==> job 7377: inputs <==
// bitcruncher_dp
module bitcruncher_dp(
    input         clk,
    input         rst_n,
    input  [21:0] ctrl,             
    input  [15:0] MBR_in_memory,
    output [7:0]  MAR_out_memory,
    output [15:0] MBR_out_memory,
    output [7:0]  IR_out,
    output [3:0]  ALUflags
    );
Settings: LEC_CHECK=0, CAP_MARGIN=20, CELL_PAD_IN_SITES_DETAIL_PLACEMENT=0, CELL_PAD_IN_SITES_GLOBAL_PLACEMENT=1, CORE_MARGIN=10, CORE_UTILIZATION=27, CTS_CLUSTER_DIAMETER=325, GPL_ROUTABILITY_DRIVEN=0, GPL_TIMING_DRIVEN=0, MAX_ROUTING_LAYER=met4, MIN_ROUTING_LAYER=met1, PLACE_DENSITY_LB_ADDON=0.2, SLEW_MARGIN=25; clock period 32.0 ns.
run.sh (not shown) runs the stock make flow with config.mk's settings and CLKGATE_MAP_FILE=.
==> job 7197: changes against job 7377 <==
Settings changed: CELL_PAD_IN_SITES_DETAIL_PLACEMENT 0 to default, CELL_PAD_IN_SITES_GLOBAL_PLACEMENT 1 to default, CORE_MARGIN 10 to 2, CORE_UTILIZATION 27 to 72, CTS_CLUSTER_DIAMETER 325 to default, GPL_ROUTABILITY_DRIVEN 0 to default, GPL_TIMING_DRIVEN 0 to default, MAX_ROUTING_LAYER met4 to default, MIN_ROUTING_LAYER met1 to default, PLACE_DENSITY_LB_ADDON 0.2 to 0.01, SLEW_MARGIN 25 to 20.
==> flow/constraint.sdc (replaced) <==
create_clock -name core_clock -period 26.0 [get_ports {clk}]
set_input_delay 5.2000 -clock core_clock [delete_from_list [all_inputs] [get_ports {clk}]]
set_output_delay 5.2000 -clock core_clock [all_outputs]
set_load 0.01 [all_outputs]
==> results <==
quantity                                                   job 7377        job 7197
Buffer count from post-CTS setup fixing                          12              90
Chip area estimate from yosys synthesis                 0.02302 mm²     0.02302 mm²
Status                             no timing/DRC/antenna violations  did not finish
Stage where the flow stopped                                      -  global routing
Top FF cell, synth                                          dfrtp_1         dfrtp_1
Average cell area after synthesis                         8.077 µm²       8.077 µm²
Pre-CTS worst setup slack                                 -4.613 ns       -2.511 ns
Half-perimeter wire length after detailed placement        78300 µm        67290 µm
Site row count                                                  107              65
Die boundary height                                        312.0 µm        182.8 µm
I/O Buffers                                                      63              72
Count of placed standard cells including taps                  4066            3575
Clock buffer count from CTS                                       9               9
Total placed instance area                              0.02533 mm²     0.02676 mm²
Total die area                                          0.09734 mm²     0.03342 mm²
Number of warnings reported in the yosys synthesis log            6               6
Number of cells in the yosys synthesis report                  2850            2850
Die width                                                  312.0 µm        182.8 µm
Resized Gates After CTS                                          44             146
Starting density of the core                                 27.12%          72.95%
Distinct cells, synth                                            92              92
Core area                                               0.08488 mm²     0.03156 mm²

==> build 97: inputs <==
Starting RTL as in the previous note.
clock: 27.1 ns
lec_check: 0
cap_margin: 40
core_margin: 2
core_utilization: 71
cts_cluster_diameter: 27
cts_cluster_size: 39
gpl_routability_driven: 1
max_routing_layer: met4
setup_slack_margin: 2.29
slew_margin: 20
tns_end_percent: 75
==> inputs of build 3, as changes to build 97 <==
==> flow/config.mk (replaced) <==
export PLATFORM = sky130hd
export DESIGN_NAME = bitcruncher_dp
export DESIGN_NICKNAME = bitcruncher_dp
export VERILOG_FILES = /design/flow/design.v
export SDC_FILE = /design/flow/constraint.sdc
export NUM_CORES = 4
export LEC_CHECK = 0
export ABC_AREA = 1
export CAP_MARGIN = 20
export CORE_MARGIN = 2
export CORE_UTILIZATION = 72
export CTS_CLUSTER_DIAMETER = 166
export CTS_CLUSTER_SIZE = 99
export PLACE_DENSITY = 0.42
export SETUP_SLACK_MARGIN = 2.59
export SLEW_MARGIN = 20
==> flow/constraint.sdc (replaced) <==
create_clock -name core_clock -period 28.9 [get_ports {clk}]
set_input_delay 5.7800 -clock core_clock [delete_from_list [all_inputs] [get_ports {clk}]]
set_output_delay 5.7800 -clock core_clock [all_outputs]
set_load 0.01 [all_outputs]
==> notes <==
- Build 3 finished with timing, DRC and antenna clean. Build 97 ended with an error in global routing.
- Of build 3 and build 97, build 3 has the higher synthesized cell count (gap about 18%, measured against build 97).
- Against build 3, the die area of build 97 is smaller by about 2.8%.
- Of build 3 and build 97, build 3 has the higher area after synthesis (gap about 4.3%, measured against build 97).

==> try-onyx <==
==> flow/design.v <==
`timescale 1ns / 1ps
module ALU_ACC(
    input         clk,
    input         rst_n,
    input         C8,     
    input         C9,     
    input         C13,    
    input         C15,    
    input         C16,    
    input         C17,    
    input         C18,    
    input         C19,    
    input         C20,    
    input         C21,    
    input  [15:0] BR_out,
    output [15:0] ALU_out,
    output reg [3:0] ALUflags  
    );
    reg [15:0] ACC;
    assign ALU_out = ACC;
    wire signed [15:0] sACC = ACC;
    wire signed [15:0] sBR  = BR_out;
    wire signed [31:0] prod = sACC * sBR;
    wire [16:0] sum  = {1'b0, ACC} + {1'b0, BR_out};
    wire [16:0] diff = {1'b0, ACC} - {1'b0, BR_out};
    wire [15:0] quot = (BR_out == 16'b0) ? 16'hFFFF : ACC / BR_out;
    reg  [15:0] res;
    always @(*) begin
        if (C17)      res = ACC >> 1;
        else if (C18) res = ACC << 1;
        else if (C19) res = ACC & BR_out;
        else if (C20) res = ACC | BR_out;
        else          res = ~ACC;
    end
    always @(posedge clk or negedge rst_n) begin
        if (!rst_n) begin
            ACC      <= 16'b0;
            ALUflags <= 4'b0;
        end
        else begin
            if (C8) begin
                ACC      <= 16'b0;
                ALUflags <= {1'b1, 3'b0};
            end
            else if (C9) begin
                ACC <= sum[15:0];
                ALUflags[3] <= (sum[15:0] == 16'b0);
                ALUflags[2] <= sum[16];
                ALUflags[1] <= (ACC[15] == BR_out[15]) && (sum[15] != ACC[15]);
                ALUflags[0] <= sum[15];
            end
            else if (C13) begin
                ACC <= diff[15:0];
                ALUflags[3] <= (diff[15:0] == 16'b0);
                ALUflags[2] <= (ACC < BR_out);
                ALUflags[1] <= (ACC[15] != BR_out[15]) && (diff[15] != ACC[15]);
                ALUflags[0] <= diff[15];
            end
            else if (C15) begin
                ACC <= prod[15:0];
                ALUflags[3] <= (prod[15:0] == 16'b0);
                ALUflags[2] <= 1'b0;
                ALUflags[1] <= (prod[31:16] != {16{prod[15]}});
                ALUflags[0] <= prod[15];
            end
            else if (C16) begin
                ACC <= quot;
                ALUflags[3] <= (quot == 16'b0);
                ALUflags[2] <= 1'b0;
                ALUflags[1] <= 1'b0;
                ALUflags[0] <= quot[15];
            end
            else if (C17 | C18 | C19 | C20 | C21) begin
                ACC <= res;
                ALUflags[3] <= (res == 16'b0);
                ALUflags[2] <= 1'b0;
                ALUflags[1] <= 1'b0;
                ALUflags[0] <= res[15];
            end
        end
    end
endmodule
`timescale 1ns / 1ps
    module BR(
    input clk,
    input rst_n,
    input C7,
    input [15:0] MBR_out,
    output [15:0] BR_out
    );
    reg [15:0] BRr;
    assign BR_out = BRr;
    always@(posedge clk or negedge rst_n) begin
        if(!rst_n) begin
            BRr <= 16'b0;
        end
        else begin
            if(C7) begin
                BRr <= MBR_out;  
            end
            else begin
                BRr <= BRr;
            end
        end
    end
endmodule
`timescale 1ns / 1ps
module IR(
    input clk,
    input rst_n,
    input C4,
    input [15:0] MBR_out,
    output [7:0] IR_out
    );
    reg [7:0] IRr;
    assign IR_out = IRr;
    always@(posedge clk or negedge rst_n) begin
        if(!rst_n) begin
            IRr <= 8'b0;
        end
        else begin
            if(C4) begin
                IRr <= MBR_out[15:8];
            end
            else begin
                IRr <= IRr;
            end
        end
    end
endmodule
`timescale 1ns / 1ps
module MAR(
    input clk,
    input rst_n,
    input C5,
    input C10,
    input [15:0] MBR_out,
    input [7:0] PC_out,
    output [7:0] MAR_out_memory
    );
    reg [7:0] MARr;
    assign MAR_out_memory = MARr;
    always@(posedge clk or negedge rst_n) begin
        if(!rst_n) begin
            MARr <= 8'b0;
        end
        else begin
            if(C5) begin
                MARr <= MBR_out[7:0];
            end
            else if(C10) begin
                MARr <= PC_out;
            end
            else begin
                MARr <= MARr;
            end
        end
    end
endmodule
`timescale 1ns / 1ps
module MBR(
    input clk,
    input rst_n,
    input C3,
    input C11,
    input C12,
    input [15:0] ALU_out,
    input [15:0] MBR_in_memory,
    output [15:0] MBR_out,
    output reg [15:0] MBR_out_memory
    );
    reg [15:0] MBRr;
    assign MBR_out = MBRr;
    always@(posedge clk or negedge rst_n) begin
        if(!rst_n) begin
            MBRr <= 16'b0;
        end
        else begin
            if(C3) begin
                MBRr <= MBR_in_memory;
            end
            else if(C12) begin
                MBRr <= ALU_out;
            end
            else begin
                MBRr <= MBRr;
            end
            if(C11) begin
                MBR_out_memory <= MBRr;
            end
        end
    end
endmodule
`timescale 1ns / 1ps
module PC(
    input clk,
    input rst_n,
    input C6,
    input C14,
    input [15:0] MBR_out,
    output [7:0] PC_out
    );
    reg [7:0] PCr;
    assign PC_out = PCr;
    always@(posedge clk or negedge rst_n) begin
        if(!rst_n) begin
            PCr <= 8'b0;
        end
        else begin
            if(C14) begin
                PCr <= MBR_out[15:8];  
            end
            else if(C6) begin
                PCr <= PCr + 1'b1;  
            end
            else begin
                PCr <= PCr;
            end
        end
    end
endmodule
`timescale 1ns / 1ps
module bitcruncher_dp(
    input         clk,
    input         rst_n,
    input  [21:0] ctrl,             
    input  [15:0] MBR_in_memory,
    output [7:0]  MAR_out_memory,
    output [15:0] MBR_out_memory,
    output [7:0]  IR_out,
    output [3:0]  ALUflags
    );
    wire [21:0] Control_Signals = ctrl;
    wire [15:0] MBR_out;
    wire [15:0] BR_out;
    wire [15:0] ALU_out;
    wire [7:0]  PC_out;
    MAR u_MAR(
    .clk     ( clk     ),
    .rst_n   ( rst_n   ),
    .C5      ( Control_Signals[5]  ),
    .C10     ( Control_Signals[10] ),
    .MBR_out ( MBR_out ),
    .PC_out  ( PC_out  ),
    .MAR_out_memory ( MAR_out_memory )
    );
    MBR u_MBR(
    .clk           ( clk           ),
    .rst_n         ( rst_n         ),
    .C3            ( Control_Signals[3]  ),
    .C11           ( Control_Signals[11] ),
    .C12           ( Control_Signals[12] ),
    .ALU_out       ( ALU_out       ),
    .MBR_in_memory ( MBR_in_memory ),
    .MBR_out       ( MBR_out       ),
    .MBR_out_memory ( MBR_out_memory )
    );
    ALU_ACC u_ALU_ACC(
    .clk     ( clk     ),
    .rst_n   ( rst_n   ),
    .C8      ( Control_Signals[8]  ),
    .C9      ( Control_Signals[9]  ),
    .C13     ( Control_Signals[13] ),
    .C15     ( Control_Signals[15] ),
    .C16     ( Control_Signals[16] ),
    .C17     ( Control_Signals[17] ),
    .C18     ( Control_Signals[18] ),
    .C19     ( Control_Signals[19] ),
    .C20     ( Control_Signals[20] ),
    .C21     ( Control_Signals[21] ),
    .BR_out  ( BR_out  ),
    .ALU_out ( ALU_out ),
    .ALUflags ( ALUflags )
    );
    PC u_PC(
    .clk     ( clk     ),
    .rst_n   ( rst_n   ),
    .C6      ( Control_Signals[6]  ),
    .C14     ( Control_Signals[14] ),
    .MBR_out ( MBR_out ),
    .PC_out  ( PC_out  )
    );
    IR u_IR(
    .clk     ( clk     ),
    .rst_n   ( rst_n   ),
    .C4      ( Control_Signals[4] ),
    .MBR_out ( MBR_out ),
    .IR_out  ( IR_out  )
    );
    BR u_BR(
    .clk     ( clk     ),
    .rst_n   ( rst_n   ),
    .C7      ( Control_Signals[7] ),
    .MBR_out ( MBR_out ),
    .BR_out  ( BR_out  )
    );
endmodule
==> flow/run.sh <==
#!/bin/bash
# the make line also repeats each setting of config.mk as NAME=value (left out here)
make -C /OpenROAD-flow-scripts/flow DESIGN_CONFIG=/design/flow/config.mk WORK_HOME=/design/flow/orfs CLKGATE_MAP_FILE= finish
==> flow/config.mk <==
export PLATFORM = sky130hd
export DESIGN_NAME = bitcruncher_dp
export DESIGN_NICKNAME = bitcruncher_dp
export VERILOG_FILES = /design/flow/design.v
export SDC_FILE = /design/flow/constraint.sdc
export NUM_CORES = 4
export LEC_CHECK = 0
export ABC_AREA = 1
export CAP_MARGIN = 20
export CORE_ASPECT_RATIO = 1.97
export CORE_MARGIN = 2
export CORE_UTILIZATION = 48
export CTS_CLUSTER_DIAMETER = 107
export SLEW_MARGIN = 20
==> flow/constraint.sdc <==
create_clock -name core_clock -period 40.0 [get_ports {clk}]
set_input_delay 8.0000 -clock core_clock [delete_from_list [all_inputs] [get_ports {clk}]]
set_output_delay 8.0000 -clock core_clock [all_outputs]
set_load 0.01 [all_outputs]
==> inputs of try-cedar, as changes to try-onyx <==
Settings changed: ABC_AREA 1 to unset, CORE_ASPECT_RATIO 1.97 to unset, CORE_UTILIZATION 48 to 65, CTS_CLUSTER_DIAMETER 107 to 341.
==> flow/constraint.sdc (replaced) <==
create_clock -name core_clock -period 26.2 [get_ports {clk}]
set_input_delay 5.2400 -clock core_clock [delete_from_list [all_inputs] [get_ports {clk}]]
set_output_delay 5.2400 -clock core_clock [all_outputs]
set_load 0.01 [all_outputs]
==> results <==
quantity	try-onyx	try-cedar
Hold Path Origin	u_IR.IRr[5]	u_IR.IRr[6]
Area of the synthesized netlist per yosys stat	0.02402 mm²	0.02302 mm²
Total cells reported by yosys after synthesis	3362	2850
Sum of routed wire segments on met1	28840 µm	31900 µm
Horiz. Die Dim	163.4 µm	192.2 µm
CTS resizes	0	85
Outcome	no timing/DRC/antenna violations	complete, but fails checks
Layout check failures	-	negative setup slack
Endpoint of the worst hold path	u_IR.IRr[5]	u_IR.IRr[6]
Die footprint	0.05195 mm²	0.03694 mm²
Library cell appearing most often on the critical path	sky130_fd_sc_hd__nand2_1	sky130_fd_sc_hd__buf_4
Finished layout cell area	0.02564 mm²	0.02932 mm²
WP data arrival	30470 ps	28890 ps
Worst slack at placement	10290 ps	-1617 ps
Post-Synth AOI/OAI Area	12.46%	18.29%
Minimum setup slack in the final design	9839 ps	-2390 ps
DPL Wire Length	70290 µm	65980 µm
Cell area after placement	0.02534 mm²	0.02701 mm²
Library cell with the highest instance count after synthesis	sky130_fd_sc_hd__nand2_1	sky130_fd_sc_hd__inv_1
Hold Slack	512.4 ps	524.8 ps
Measured slew at the worst slew-check pin	934.7 ps	1074 ps
Share of the cycle needed by the critical path after routing	75.40%	109.1%
Final design utilization	51.66%	84.47%

==> wip/harbor: inputs <==
RTL: the design.v shown in full above, as it stands there.
export LEC_CHECK = 0
export ABC_AREA = 1
export CAP_MARGIN = 0
export CORE_ASPECT_RATIO = 0.5
export CORE_MARGIN = 2
export CORE_UTILIZATION = 21
export CTS_CLUSTER_DIAMETER = 101
export CTS_CLUSTER_SIZE = 82
export GPL_ROUTABILITY_DRIVEN = 1
export PLACE_DENSITY = 0.79
export SETUP_SLACK_MARGIN = -1.09
export SLEW_MARGIN = 5
export TNS_END_PERCENT = 75
create_clock -name core_clock -period 27.1 [get_ports {clk}]
==> wip/fjord: changes against wip/harbor <==
Settings changed: CAP_MARGIN 0 to 20, CORE_ASPECT_RATIO 0.5 to unset, CORE_UTILIZATION 21 to 72, CTS_CLUSTER_DIAMETER 101 to unset, CTS_CLUSTER_SIZE 82 to unset, GPL_ROUTABILITY_DRIVEN 1 to unset, PLACE_DENSITY 0.79 to unset, PLACE_DENSITY_LB_ADDON set to 0.01, SETUP_SLACK_MARGIN -1.09 to unset, SLEW_MARGIN 5 to 20, TNS_END_PERCENT 75 to 5.
==> flow/constraint.sdc (replaced) <==
create_clock -name core_clock -period 27.0 [get_ports {clk}]
set_input_delay 5.4000 -clock core_clock [delete_from_list [all_inputs] [get_ports {clk}]]
set_output_delay 5.4000 -clock core_clock [all_outputs]
set_load 0.01 [all_outputs]
==> comparison <==
wip/harbor completed without violations. wip/fjord ran to the end with no violations. Final cell count: wip/harbor is larger than wip/fjord (about 28%). Of wip/fjord and wip/harbor, wip/fjord has the higher worst setup slack (gap 0.48 ns). Between wip/fjord and wip/harbor, the lower maximum frequency is in wip/harbor (gap about 2.3%, measured against wip/harbor). Against wip/harbor, the global-route usage of wip/fjord is higher by 33 points. In wip/harbor the via count is lower than in wip/fjord, by 6.5%. Between wip/harbor and wip/fjord, the lower critical path depth is in wip/harbor (gap 9).
==> figures <==
Status: wip/fjord finished clean; wip/harbor finished clean
Well-Tap Cells: wip/fjord 442; wip/harbor 1513
Inverters, non-clock: wip/fjord 709; wip/harbor 707
Filler Cell Count: wip/fjord 2331; wip/harbor 12400
Die ar.: wip/fjord 34800 um^2; wip/harbor 117000 um^2
Largest stage delay on the critical path: wip/fjord 0.60 ns; wip/harbor 0.75 ns
Seq/total area: wip/fjord 9.16%; wip/harbor 8.71%
Placeable Area: wip/fjord 32700 um^2; wip/harbor 113000 um^2
Logic depth of the worst register-to-register path: wip/fjord 172; wip/harbor 163
Global placement routability congestion: wip/fjord 1.06; wip/harbor 1.01
Non-filler cells, final: wip/fjord 3856; wip/harbor 4933
